== tundra ==
==> flow/design.v (excerpt) <==
module lidar_system_top (
    input  wire clk,
    input  wire rst,
    input  wire rx,      
    output wire tx,      
    output wire [15:0] dbg_max_idx,
    output wire [15:0] dbg_min_idx,
    output wire [15:0] dbg_max_dist,
    output wire [15:0] dbg_min_dist,
    output wire [15:0] dbg_obs_alert,
    output wire [15:0] dbg_max_angle,
    output wire [15:0] dbg_min_angle,
    output wire        dbg_angle_done
);
Size: about 6300 cells after synthesis, about 0.053 sq mm of cells after synthesis.
==> flow/config.mk <==
export PLATFORM = sky130hd
export DESIGN_NAME = lidar_system_top
export DESIGN_NICKNAME = lidar_system_top
export VERILOG_FILES = /design/flow/design.v
export SDC_FILE = /design/flow/constraint.sdc
export NUM_CORES = 4
export LEC_CHECK = 0
export ABC_AREA = 0
export CAP_MARGIN = 40
export CORE_ASPECT_RATIO = 0.87
export CORE_MARGIN = 2
export CORE_UTILIZATION = 72
export CTS_CLUSTER_DIAMETER = 236
export GPL_ROUTABILITY_DRIVEN = 0
export GPL_TIMING_DRIVEN = 1
export MAX_ROUTING_LAYER = met4
export PLACE_DENSITY_LB_ADDON = 0.04
export SETUP_SLACK_MARGIN = -0.33
export SLEW_MARGIN = 20
export TNS_END_PERCENT = 5
==> flow/constraint.sdc <==
create_clock -name core_clock -period 7.04 [get_ports {clk}]
set_input_delay 1.4080 -clock core_clock [delete_from_list [all_inputs] [get_ports {clk}]]
set_output_delay 1.4080 -clock core_clock [all_outputs]
set_load 0.01 [all_outputs]
run.sh (not shown) runs the stock make flow with config.mk's settings and CLKGATE_MAP_FILE=.
The flow for tundra finished, though final verification flagged setup timing.
## Diff of input files: harbor against tundra
- SETUP_SLACK_MARGIN: -0.33 -> 2.0
- CORE_ASPECT_RATIO: 0.87 -> 0.92
==> results <==
Of tundra and harbor, none finishes clean. tundra: complete, dirty (setup timing). Re fraction of met1 tracks used by global routing: harbor is 1.6 points down on tundra. Power in sequential cells across tundra and harbor: no real change. End point of the critical path: u_dp.u_angle.min_angle[15]$_SDFFE_PP0P_ -> harbor, u_dp.u_angle.max_angle[13]$_SDFFE_PP0P_ -> tundra. Summary of the comparison: post-layout period usage of the worst path is higher in harbor, relative to tundra. In harbor the share of final layout cell area taken by non-clock buffers turned out 0.49 points higher than in tundra. Relative to tundra, time the worst path needs with I/O delays and setup increased by 0.11 ns in harbor.
--- input diff harbor..fjord ---
- swapping 40 for 20 in CAP_MARGIN
- clearing GPL_ROUTABILITY_DRIVEN, which used to be 0
- clearing CORE_ASPECT_RATIO, which used to be 0.92
- clearing TNS_END_PERCENT, which used to be 5
- clearing ABC_AREA, which used to be 0
- clearing GPL_TIMING_DRIVEN, which used to be 1
- swapping 0.04 for 0.25 in PLACE_DENSITY_LB_ADDON
- clearing SETUP_SLACK_MARGIN, which used to be 2.0
- clearing CTS_CLUSTER_DIAMETER, which used to be 236
- clearing MAX_ROUTING_LAYER, which used to be met4
- swapping 7.04 for 7.86 in the clock period (ns, I/O delays scaled along)
- fjord had finished all stages when the layout checks came back failing, citing setup timing.
- fjord vs harbor — multi-input gate share of total cell area rose 0.85 points.
- What fjord reported for net switching power figure has to be multiplied by 1.09 to get the figure for harbor.
- Of harbor and fjord, fjord shows the lower share of total power in the clock network, with harbor above it.
[inputs] garnet vs fjord
- an added ABC_AREA of 1
- an added CTS_CLUSTER_SIZE of 98
- an added SETUP_SLACK_MARGIN of 1.91
- a change of PLACE_DENSITY_LB_ADDON from 0.25 to 0.08
- a change of the clock period (ns, I/O delays scaled along) from 7.86 to 6.6
==> results <==
The layout from garnet, despite a flow that completed every stage, fails the layout checks, with the failing checks listed as setup timing.
Looking at power share of the clock group, garnet sits 3.3 points higher than fjord does.
[compare] base=fjord new=garnet: global-route wire length before repair saw an increase, final critical-path share of the clock period went up by 2.7 points, global routing met1 resource utilization increased 0.55 points, flop-to-flop setup slack comparable.
#### Input delta (pepper over garnet)
- removing PLACE_DENSITY_LB_ADDON (formerly 0.08)
- setting PLACE_DENSITY to 0.36 for the first time
- removing CTS_CLUSTER_SIZE (formerly 98)
- removing ABC_AREA (formerly 1)
- removing SETUP_SLACK_MARGIN (formerly 1.91)
- changing the clock period (ns, I/O delays scaled along) from 6.6 to 10.5
[summary]
Fraction of the cycle the final worst path needs down 22 points in pepper wrt garnet. pepper completed end to end with timing, DRC and antenna clean. Compared with garnet, in pepper clock-pin slew reported for the worst setup and hold paths after clock tree synthesis has remained practically unchanged, total power has decreased, clock group total power has decreased, via count of the first global-routing pass has decreased, final cell count without fillers has decreased. [pepper] met3 track utilization from global routing fell 8.3 points relative to garnet.

---

== job 2318 ==
lidar_system_top again, from the RTL that the note above started with.
export LEC_CHECK = 0
export CAP_MARGIN = 40
export CORE_ASPECT_RATIO = 0.69
export CORE_MARGIN = 2
export CORE_UTILIZATION = 46
export CTS_CLUSTER_DIAMETER = 129
export GPL_ROUTABILITY_DRIVEN = 0
export GPL_TIMING_DRIVEN = 1
export PLACE_DENSITY_LB_ADDON = 0.1
export SETUP_SLACK_MARGIN = 0.91
export SLEW_MARGIN = 35
export TNS_END_PERCENT = 5
create_clock -name core_clock -period 9.37 [get_ports {clk}]
Both conditions hold for job 2318: the flow ran to the end and the final layout passed the timing, design-rule and antenna checks.
The inputs of job 7052 differ from those of job 2318 as listed below.
- putting HOLD_SLACK_MARGIN at -0.1 where nothing was set
- swapping 46 for 72 in CORE_UTILIZATION
- swapping 35 for 20 in SLEW_MARGIN
- swapping 129 for 25 in CTS_CLUSTER_DIAMETER
- clearing PLACE_DENSITY_LB_ADDON, which used to be 0.1
- putting PLACE_DENSITY at 0.64 where nothing was set
- swapping 0.91 for 1.29 in SETUP_SLACK_MARGIN
- swapping 9.37 for 6.45 in the clock period (ns, I/O delays scaled along)
### Flow results
Nothing crashed in job 7052 and all stages finished; the problem is that the final layout failed, the offending checks being setup timing.
On die extent in x: job 7052 sits below job 2318.
Job 7052 packs its core tighter than job 2318.
Compared with job 2318, job 7052 shows met3 wire length higher by 32%.
The overall track demand over capacity in global routing number comes out lower for job 2318 vs job 7052.
Job 7052 reports a higher area growth from synthesis to final layout than job 2318 does.
Delta (job 7052 minus job 2318): routed via count went up about 13%; global-route wire length before repair increased about 4%; post-CTS clock slew at the launch and capture registers of the worst setup and hold paths level; clock power moved up; worst setup slack for register-to-register paths now smaller.
Job 7052 vs. job 2318: detailed-route wire length went up by about 1.6%.
The inputs of job 2383 differ from those of job 7052 as listed below.
- CAP_MARGIN now 10, was 40
- CORE_ASPECT_RATIO no longer set, was 0.69
- ABC_AREA now 1, previously not set
- PLACE_DENSITY now 0.66, was 0.64
- GPL_ROUTABILITY_DRIVEN no longer set, was 0
- HOLD_SLACK_MARGIN no longer set, was -0.1
- SETUP_SLACK_MARGIN no longer set, was 1.29
- GPL_TIMING_DRIVEN no longer set, was 1
- CTS_CLUSTER_DIAMETER no longer set, was 25
- TNS_END_PERCENT no longer set, was 5
- the clock period (ns, I/O delays scaled along) now 6.8, was 6.45
==> results <==
Against job 7052 as the reference, job 2383 delivers a higher transition time of the tightest slew-check pin.
Job 2383 -> stages 100% | layout checks FAIL | setup timing
[job 2383 vs job 7052] design internal power: lower in job 2383
Job 7052 → job 2383: fraction of synthesized cell area in xor and xnor cells lost 0.57 points; area after synthesis picked up an extra about 0.65%.
Maximum number of pins on one net before global-route repair of job 2383 falls short of that of job 7052 by more than a quarter.
Per the comparison of job 2383 with job 7052, critical path depth went up by about 30%; post-synthesis cell count increased 1007; part of the total power dissipated in the clock network went down 2.4 points; clock buffer count from CTS lower.
Job 7052 → job 2383: total number of vias went up; worst setup slack moved up.
[inputs] job 3405 vs job 2383
- a deleted ABC_AREA that had been 1
- a change of CAP_MARGIN from 10 to 20
- a change of PLACE_DENSITY from 0.66 to 0.6
- a change of CORE_UTILIZATION from 72 to 37
- a change of the clock period (ns, I/O delays scaled along) from 6.8 to 9.63
[summary]
Job 3405: all stages complete, timing, DRC and antenna checks passed
First-iteration DRC count, job 3405 vs job 2383: down by more than half
Number of cells on the worst reg-to-reg path for job 3405: 16 down relative to job 2383
When the final numbers for job 2383 and job 3405 were put side by side, the number of endpoints failing setup at the final stage turned out to be greater in job 2383.
Sort job 2383 and job 3405 by total power, descending, and job 2383 comes first.
Relative to job 2383, the portion of the clock cycle consumed by the worst path in the final layout of job 3405 is lower by 27 points.
As of job 3405, maximum frequency had fallen by a little under 10% compared to job 2383.
Job 3405 vs job 2383, cell area went down by 6400 um2.
Clock-buffer cell count was lower in job 3405 than in job 2383.
Job 3405 vs. job 2383: critical path data arrival time grew by 0.79 ns, total wirelength of the detailed-routed design shrank by 46 mm.
Power figures rest on the tool's default switching activity, not on a simulated workload.
